==> job 957: inputs <==
==> flow/design.v (excerpt) <==
module systolic_array #(
  parameter integer ARRAY_N               = 4,
  parameter integer ARRAY_M               = 2,
  parameter integer PMAX                  = 8,
  parameter integer PMIN                  = 2,
  parameter integer ACT_WIDTH             = ARRAY_N * PMAX * (PMAX/PMIN),
  parameter integer WGT_WIDTH             = ARRAY_M * ARRAY_N * PMAX * (PMAX/PMIN),
  parameter integer ACCUMULATOR_WIDTH     = 4 * PMAX,
  parameter integer OUT_WIDTH             = ARRAY_M * ACCUMULATOR_WIDTH,
  parameter integer MODE_WIDTH            = $clog2(PMAX/PMIN) * 2
) (
  input  wire                               clk,
  input  wire                               reset,
  input  wire                               out_valid,
  input  wire                               acc_clear,
  input  wire        [ ACT_WIDTH  -1 : 0 ]  activation_in,
  input  wire        [ WGT_WIDTH  -1 : 0 ]  weight_in,
  input  wire        [ MODE_WIDTH -1 : 0 ]  mode,
  output wire        [ OUT_WIDTH  -1 : 0 ]  activation_out,
  output wire                               activation_valid
);
  localparam integer MULT_IN_WIDTH = PMAX * PMAX / PMIN;
  localparam integer MULT_OUT_WIDTH = 2 * PMAX;
  localparam integer ADDER_OUT_WIDTH = 2 * PMAX + $clog2(ARRAY_N);
  localparam integer SYSTOLIC_OUT_WIDTH = ADDER_OUT_WIDTH * ARRAY_M;
  wire        [ OUT_WIDTH          -1 : 0 ]  accumulator_out;
  wire        [ SYSTOLIC_OUT_WIDTH -1 : 0 ]  systolic_out;
  wire        [ ARRAY_M            -1 : 0 ]  systolic_out_valid;
  wire        [ ARRAY_M            -1 : 0 ]  _systolic_out_valid;
  wire        [ ARRAY_M            -1 : 0 ]  systolic_acc_clear;
  wire        [ ARRAY_M            -1 : 0 ]  _systolic_acc_clear;
  genvar n, m;
  generate
  for (m=0; m<ARRAY_M; m=m+1)
  begin: LOOP_INPUT_FORWARD
    for (n=0; n<ARRAY_N; n=n+1)
    begin: LOOP_OUTPUT_FORWARD
      wire        [ MULT_IN_WIDTH   -1 : 0 ] a;          
      wire        [ MULT_IN_WIDTH   -1 : 0 ] b;          
      wire signed [ MULT_OUT_WIDTH  -1 : 0 ] mult_out;   
      wire signed [ ADDER_OUT_WIDTH -1 : 0 ] mac_out;    
      wire        [ ADDER_OUT_WIDTH -1 : 0 ] adder_out;  
      if (m == 0)
      begin
        assign a = activation_in[n*MULT_IN_WIDTH+:MULT_IN_WIDTH];
      end
  ...
Settings: LEC_CHECK=0, CAP_MARGIN=20, CORE_ASPECT_RATIO=1.78, CORE_MARGIN=2, CORE_UTILIZATION=72, CTS_CLUSTER_SIZE=100, MAX_ROUTING_LAYER=met4, PLACE_DENSITY_LB_ADDON=0.25, SLEW_MARGIN=35, TNS_END_PERCENT=30; clock period 10.0 ns.
run.sh (not shown) runs the stock make flow with config.mk's settings and CLKGATE_MAP_FILE=.
==> inputs of job 6118, as changes to job 957 <==
Settings changed: CORE_ASPECT_RATIO 1.78 to default, CORE_UTILIZATION 72 to 40, CTS_CLUSTER_SIZE 100 to default, MAX_ROUTING_LAYER met4 to default, PLACE_DENSITY_LB_ADDON 0.25 to default, SLEW_MARGIN 35 to 20, TNS_END_PERCENT 30 to default.
==> flow/constraint.sdc (replaced) <==
create_clock -name core_clock -period 11.0 [get_ports {clk}]
set_input_delay 2.2000 -clock core_clock [delete_from_list [all_inputs] [get_ports {clk}]]
set_output_delay 2.2000 -clock core_clock [all_outputs]
set_load 0.01 [all_outputs]
==> inputs of job 9356, as changes to job 957 <==
Settings changed: CORE_ASPECT_RATIO 1.78 to default, CORE_UTILIZATION 72 to 62, CTS_CLUSTER_SIZE 100 to default, MAX_ROUTING_LAYER met4 to default, PLACE_DENSITY_LB_ADDON 0.25 to default, SLEW_MARGIN 35 to 20, TNS_END_PERCENT 30 to default.
==> flow/constraint.sdc (replaced) <==
create_clock -name core_clock -period 9.12 [get_ports {clk}]
set_input_delay 1.8240 -clock core_clock [delete_from_list [all_inputs] [get_ports {clk}]]
set_output_delay 1.8240 -clock core_clock [all_outputs]
set_load 0.01 [all_outputs]
==> qor summary <==
quantity                                                              job 957                 job 6118                  job 9356
Result of the run                                              did not finish  complete, no violations  finished with violations
Stage where the flow stopped                                   global routing                        -                         -
Reasons for failing layout checks                                           -                        -      negative setup slack
Cell resize tally after clock tree synthesis                              277                        4                       549
Share of the clock period used by the worst path after layout               -                   97.40%                    109.2%
Post-detailed-route DRC marker count                                        -                        0                         0
Latency at later pin                                                        -                  0.75 ns                   0.71 ns
Non-CTS inverters                                                           -                    1,895                     1,895
Die area                                                         117,000 um^2             209,200 um^2              135,600 um^2
Post-place instance area                                         101,700 um^2              99,060 um^2              105,000 um^2
Worst setup path startpoint                                                 -                  mode[0]            weight_in[107]
Number of logic gates                                                       -                    7,276                     7,276
M1 wire length                                                              -                 129.7 mm                  111.7 mm
Number of setup violations in the final report                              -                        0                        53
Worst clock skew                                                            -               0.06711 ns                0.05205 ns
Tally of max-capacitance violations                                         -                        0                         0
